## v54
Design top, start of the top module:
module top
(
  clk,
  rst,
  x,
  en,
  epx,
  sinhx,
  coshx,
  valid
);
input             clk;
input             rst;
input      [31:0] x;
input             en;
output reg [31:0] epx;
       reg [31:0] enx;
output reg [31:0] sinhx;
output reg [31:0] coshx;
output reg        valid;
wire [2047:0] lookupp;
wire [2047:0] lookupn;
wire   [31:0] w_sinhx;
wire   [31:0] w_coshx;
wire   [63:0] w_epx;
wire   [63:0] w_enx;
wire          w_valid;
wire          validp;
wire          validn;
cordicp epos (
  .x      (x),
  .clk    (clk),
  .rst    (rst),
  .en     (en),
  .lookup (lookupp),
  .y      (w_epx),
  .valid  (validp)
);
cordicn eneg (
  .x      (x),
  .clk    (clk),
  .rst    (rst),
  .en     (en),
  .lookup (lookupn),
  .y      (w_enx),
  .valid  (validn)
);
always @ (posedge clk) begin
  if (rst == 1'b1) begin
    epx   <= 32'b0;
    enx   <= 32'b0;
    sinhx <= 32'b0;
    coshx <= 32'b0;
    valid <=  1'b0;
  end else begin
  if (validp == 1'b1)
    epx <= w_epx[47:16];
  if (validn == 1'b1)
    enx <= w_enx[47:16];
  sinhx <= w_sinhx;
  coshx <= w_coshx;
  valid <= w_valid;
  end
end
assign w_sinhx = (w_epx [47:16] - w_enx [47:16]) >> 1;
assign w_coshx = (w_epx [47:16] + w_enx [47:16]) >> 1;
assign w_valid = validn & validp;
assign lookupp = { 
  64'h0000_000B_1721_7F7D,    
  64'h0000_000A_65AF_6785,    
  64'h0000_0009_B43D_4F8D,    
  64'h0000_0009_02CB_3795,    
  64'h0000_0008_5159_1F9D,    
  64'h0000_0007_9FE7_07A6,    
  64'h0000_0006_EE74_EFAE,    
  64'h0000_0006_3D02_D7B6,    
  64'h0000_0005_8B90_BFBE,    
  64'h0000_0004_DA1E_A7C6,    
  64'h0000_0004_28AC_8FCE,    
  64'h0000_0003_773A_77D7,    
  64'h0000_0002_C5C8_5FDF,   
  64'h0000_0002_1456_47E7,   
  64'h0000_0001_62E4_2FEF,   
  64'h0000_0000_B172_17F7,   
  64'h0000_0000_67CC_8FB2,   
  64'h0000_0000_391F_EF8F,   
  ...
Size: ~5500 cells after synthesis, about 370 flip-flops, about 130 I/O pins, about 0.040 mm2 of cells after synthesis.
==> flow/config.mk <==
export PLATFORM = sky130hd
export DESIGN_NAME = top
export DESIGN_NICKNAME = top
export VERILOG_FILES = /design/flow/design.v
export SDC_FILE = /design/flow/constraint.sdc
export NUM_CORES = 4
export LEC_CHECK = 0
export CAP_MARGIN = 20
export CORE_MARGIN = 2
export CORE_UTILIZATION = 63
export SLEW_MARGIN = 20
==> flow/constraint.sdc <==
create_clock -name core_clock -period 3.18 [get_ports {clk}]
set_input_delay 0.6360 -clock core_clock [delete_from_list [all_inputs] [get_ports {clk}]]
set_output_delay 0.6360 -clock core_clock [all_outputs]
set_load 0.01 [all_outputs]
run.sh (not shown) runs the stock make flow with config.mk's settings and CLKGATE_MAP_FILE=.
v54 never completed; the flow aborted with a tool error in clock tree synthesis.
Inputs modified between v54 and v53:
Settings: PLACE_DENSITY: unset -> 0.6; CORE_UTILIZATION: 63 -> 38; the clock period (ns, I/O delays scaled along): 3.18 -> 7.66.
--- outcome ---
- Taking v53 as 1.0, v54 lands at 0.77 on row count.
- v53: all stages complete, timing, DRC and antenna checks passed
- Measured against v54, the die area of v53 comes out at 1.6 times the reference value.
- As far as count of library flops with an enable pin goes, v53 and v54 are indistinguishable; the numbers are identical.
Input changes introduced in v40 (baseline for comparison: v53):
Settings: CORE_UTILIZATION now 58, was 38; PLACE_DENSITY no longer set, was 0.6; the clock period (ns, I/O delays scaled along) now 6.51, was 7.66.
Findings:
v40 supports a higher top clock frequency than v53.
v40 leaves less setup margin than v53.
Result for v53 and v40: all clean
Sort v53 and v40 by routed wire length asc -> top: v40
Going from v53 to v40, area growth from synthesis to final layout shows an increase of 0.78 points, area fraction in mux cells shows no meaningful change, total length of routed met3 wires shows an increase of 3300 um, final cell count shows a reduction of 5.4%, actual slew at the worst max-slew pin shows an increase of 0.094 ns.
The standard cells in v40 occupy more silicon area than those in v53 do.
Here is what was changed in the inputs of v15 compared with v40.
Settings: a change of CORE_UTILIZATION from 58 to 72; an added PLACE_DENSITY of 0.79; an added CTS_CLUSTER_SIZE of 20; a change of the clock period (ns, I/O delays scaled along) from 6.51 to 3.18.
==> results <==
Die boundary width, v40 and v15, higher one = v40. v15 -> v40: multiplexer area fraction after synthesis delta 0, exact match. Summary — die size, v15 relative to v40: lower, by about 20%. Post-synthesis instance area came out exactly the same in v40 and v15. From v40 to v15 the numbers moved as follows: pre-placement core utilization +14 points; synthesis-stage register bit count ~0 delta. v15: DPL-0033 in detailed placement -> run aborted.


## raven
Starting RTL as in the previous note.
clock: 3.78 ns
lec_check: 0
abc_area: 1
cap_margin: 20
core_aspect_ratio: 1.32
core_margin: 2
core_utilization: 72
cts_cluster_diameter: 258
cts_cluster_size: 10
place_density: 0.4
setup_slack_margin: 0.49
slew_margin: 40
Status: raven FAILED at clock tree synthesis (tool error)
Modified inputs, harbor compared to raven
- clearing CORE_ASPECT_RATIO, which used to be 1.32
- swapping 0.4 for 0.6 in PLACE_DENSITY
- swapping 40 for 20 in SLEW_MARGIN
- clearing ABC_AREA, which used to be 1
- swapping 10 for 100 in CTS_CLUSTER_SIZE
- swapping 258 for 356 in CTS_CLUSTER_DIAMETER
- swapping 0.49 for 1.86 in SETUP_SLACK_MARGIN
- swapping 3.78 for 6.24 in the clock period (ns, I/O delays scaled along)
Results
raven -> harbor: count of boundary I/O pins delta 0, exact match
Aoi/oai-family share of the synthesized area: harbor vs raven up 12 points
Yosys-reported design area after synthesis (harbor over raven): decrease, about 14%
Against raven, harbor reports a y dimension of the die that is lower.
Compare harbor and raven | simple-gate portion of the synthesized area lower: harbor
Run status, harbor: aborted in global routing, error GRT-0116
> inputs changed (harbor -> garnet)
- CTS_CLUSTER_DIAMETER changed from 356 to 378
- SETUP_SLACK_MARGIN removed (was 1.86)
- TNS_END_PERCENT newly set to 5
- CTS_CLUSTER_SIZE removed (was 100)
- the clock period (ns, I/O delays scaled along) changed from 6.24 to 4.06
Notes after the runs:
garnet failed in clock tree synthesis with DPL-0038. Re number of standard cells after synthesis: no difference whatsoever between garnet and harbor. When the final numbers for garnet and harbor were put side by side, the placed cell count turned out to be smaller in harbor. The routability congestion estimate from global placement in harbor is 0.923 times that in garnet.
Here is what was changed in the inputs of cedar compared with garnet.
- a deleted CTS_CLUSTER_DIAMETER that had been 378
- a change of CORE_UTILIZATION from 72 to 40
- a deleted TNS_END_PERCENT that had been 5
- a change of the clock period (ns, I/O delays scaled along) from 4.06 to 7.66
==> comparison <==
Of cedar and garnet, it is cedar that has the lower instance area after placement.
The flow did not stop early for cedar: all stages ran, and the layout cleared the timing, design-rule and antenna checks.
Comparing cedar against garnet, there is no change at all in synthesized cell count.
Re area after synthesis: no difference whatsoever between garnet and cedar.
Of cedar and garnet, the higher floorplan die width belongs to cedar.
Summary of cedar over garnet: area inside the core boundary now larger; chip height +34%; HPWL after detailed placement down 41 mm; area of the chip up 78%.
cedar against garnet: worst slack at placement climbed 2670 ps; fraction of the core area occupied by cells at floorplan now smaller; row count now sits higher.


## run 1
top again, from the RTL that the note above started with.
clock: 3.18 ns
lec_check: 0
abc_area: 1
cap_margin: 20
core_margin: 2
core_utilization: 72
cts_cluster_diameter: 232
cts_cluster_size: 20
place_density: 0.79
setup_slack_margin: 0.28
slew_margin: 20
As the logs show, run 1 stopped at clock tree synthesis (4_1_cts) after a tool error, so it never reached the end of the flow.
Inputs modified between run 1 and run 2:
--- a/flow/config.mk
+++ b/flow/config.mk
@@ -9,8 +9,7 @@
 export CAP_MARGIN = 20
 export CORE_MARGIN = 2
-export CORE_UTILIZATION = 72
-export CTS_CLUSTER_DIAMETER = 232
-export CTS_CLUSTER_SIZE = 20
-export PLACE_DENSITY = 0.79
-export SETUP_SLACK_MARGIN = 0.28
+export CORE_UTILIZATION = 40
+export CTS_CLUSTER_DIAMETER = 90
+export MIN_ROUTING_LAYER = met2
+export SETUP_SLACK_MARGIN = -0.75
 export SLEW_MARGIN = 20
==> flow/constraint.sdc <==
create_clock -name core_clock -period 8.0 [get_ports {clk}]
set_input_delay 1.6000 -clock core_clock [delete_from_list [all_inputs] [get_ports {clk}]]
set_output_delay 1.6000 -clock core_clock [all_outputs]
set_load 0.01 [all_outputs]
==> comparison <==
Lower pre-placement core utilization among run 2 and run 1: run 2. Comparing the two runs side by side, run 2 comes out ahead of run 1 on post-placement worst setup slack. Run 2 is listed as incomplete: the tool reported an error in global routing (5_1_grt) and the run ended there. As of run 2, placeable core region had risen by more than half compared to run 1.
Here is what was changed in the inputs of run 3 compared with run 2.
==> flow/config.mk <==
export PLATFORM = sky130hd
export DESIGN_NAME = top
export DESIGN_NICKNAME = top
export VERILOG_FILES = /design/flow/design.v
export SDC_FILE = /design/flow/constraint.sdc
export NUM_CORES = 4
export LEC_CHECK = 0
export CAP_MARGIN = 20
export CORE_MARGIN = 2
export CORE_UTILIZATION = 67
export PLACE_DENSITY = 0.6
export SLEW_MARGIN = 20
==> flow/constraint.sdc <==
create_clock -name core_clock -period 4.06 [get_ports {clk}]
set_input_delay 0.8120 -clock core_clock [delete_from_list [all_inputs] [get_ports {clk}]]
set_output_delay 0.8120 -clock core_clock [all_outputs]
set_load 0.01 [all_outputs]
## What came out
Run 3: it failed with a tool error in clock tree synthesis (4_1_cts), so there are no final results. Die area (run 3 vs. run 2) decreases by more than a quarter. Count of port buffers added during placement: run 2 vs run 3, no meaningful difference. The routability-driven placement congestion ratio reported for run 3 is smaller than that of run 2 by about 4%. Row total half-perimeter wirelength after legalization and detailed placement: run 3 lower / run 2 higher. Sort run 2 and run 3 by area of the core, ascending, and run 3 comes first. Run 3 against run 2: Yosys chip area down 6800 um^2; netlist area before placement down 14%; average cell area after synthesis up 35%; core utilization at floorplan up 27 points.
The following lists how run 4 was set up differently from run 3:
--- a/flow/config.mk
+++ b/flow/config.mk
@@ -8,5 +8,5 @@
 export CAP_MARGIN = 20
 export CORE_MARGIN = 2
-export CORE_UTILIZATION = 67
+export CORE_UTILIZATION = 40
 export PLACE_DENSITY = 0.6
 export SLEW_MARGIN = 20
==> flow/constraint.sdc <==
create_clock -name core_clock -period 8.0 [get_ports {clk}]
set_input_delay 1.6000 -clock core_clock [delete_from_list [all_inputs] [get_ports {clk}]]
set_output_delay 1.6000 -clock core_clock [all_outputs]
set_load 0.01 [all_outputs]
==> results <==
Run 4 went all the way through synthesis, placement and routing and the layout is clean on timing, DRC and antenna.
Changes observed in run 4 relative to run 3: die area +41000 um^2, area of placed instances -about 20%, mean area per synthesized cell ~0 delta, number of cells in the design after placement -about 12%.
Between run 3 and run 4, horizontal die dimension increased.
The final reports for run 4 and run 3 show worst setup timing slack at the placement stage higher in the former.
When the final numbers for run 3 and run 4 were put side by side, the placeable core area turned out to be smaller in run 3.
As far as instance count of the mapped netlist is concerned, run 3 and run 4 perform about the same.
## Diff of input files: run 5 against run 4
--- a/flow/config.mk
+++ b/flow/config.mk
@@ -8,5 +8,5 @@
 export CAP_MARGIN = 20
 export CORE_MARGIN = 2
-export CORE_UTILIZATION = 40
-export PLACE_DENSITY = 0.6
+export CORE_UTILIZATION = 70
+export CTS_CLUSTER_DIAMETER = 80
 export SLEW_MARGIN = 20
==> flow/constraint.sdc <==
create_clock -name core_clock -period 2.59 [get_ports {clk}]
set_input_delay 0.5180 -clock core_clock [delete_from_list [all_inputs] [get_ports {clk}]]
set_output_delay 0.5180 -clock core_clock [all_outputs]
set_load 0.01 [all_outputs]
--- outcome ---
- Looking at floorplan die area, run 5 sits about 40% below run 4.
- Site row count: higher on run 4
- Placeable core region delta for run 5 relative to run 4: 43% lower
- Re synthesized cell count: no difference whatsoever between run 4 and run 5.
- Sort run 5 and run 4 by total placed instance area, ascending, and run 4 comes first.
- Among run 5 and run 4, the run that stopped before the end is run 5, and it is the only one.
- Run 5 did not run to completion, as it errored out during clock tree synthesis (4_1_cts).
- Re number of top-level pins: no difference whatsoever between run 5 and run 4.
- Post-synthesis instance area: run 5 vs run 4 identical
- Run 5 -> run 4: chip area line of the yosys report delta 0, exact match
- Going from run 4 to run 5, worst setup slack after placement shrinks by 4.12 ns.
- Diff run 4 -> run 5 | instance count after placement with tap cells included | increase of 16%
- Run 5 vs run 4, initial cell density of the core went up by 30 points.
For run 6, these inputs were changed with respect to run 5:
--- a/flow/config.mk
+++ b/flow/config.mk
@@ -8,5 +8,8 @@
 export CAP_MARGIN = 20
 export CORE_MARGIN = 2
-export CORE_UTILIZATION = 70
-export CTS_CLUSTER_DIAMETER = 80
+export CORE_UTILIZATION = 66
+export CTS_CLUSTER_DIAMETER = 358
+export CTS_CLUSTER_SIZE = 36
+export MAX_ROUTING_LAYER = met4
+export PLACE_DENSITY = 0.6
 export SLEW_MARGIN = 20
==> flow/constraint.sdc <==
create_clock -name core_clock -period 5.15 [get_ports {clk}]
set_input_delay 1.0300 -clock core_clock [delete_from_list [all_inputs] [get_ports {clk}]]
set_output_delay 1.0300 -clock core_clock [all_outputs]
set_load 0.01 [all_outputs]
Findings:
Sort run 6 and run 5 by worst setup slack after placement asc -> top: run 5
Standard cell area after detailed placement came out lower on run 6 than on run 5.
And-or/or-and share of the synthesized area of run 6 is on par with run 5.
Run 6 did not run to completion, as it errored out during global routing (5_1_grt).
Looking at total die size, run 6 sits 6.0% higher than run 5 does.
Cmp run 6 and run 5 / starting density of the core / lower: run 6
Max die height across run 6 and run 5: run 6
Measured against run 6, the HPWL reported at the end of detailed placement of run 5 comes out at 1.4 times the reference value.
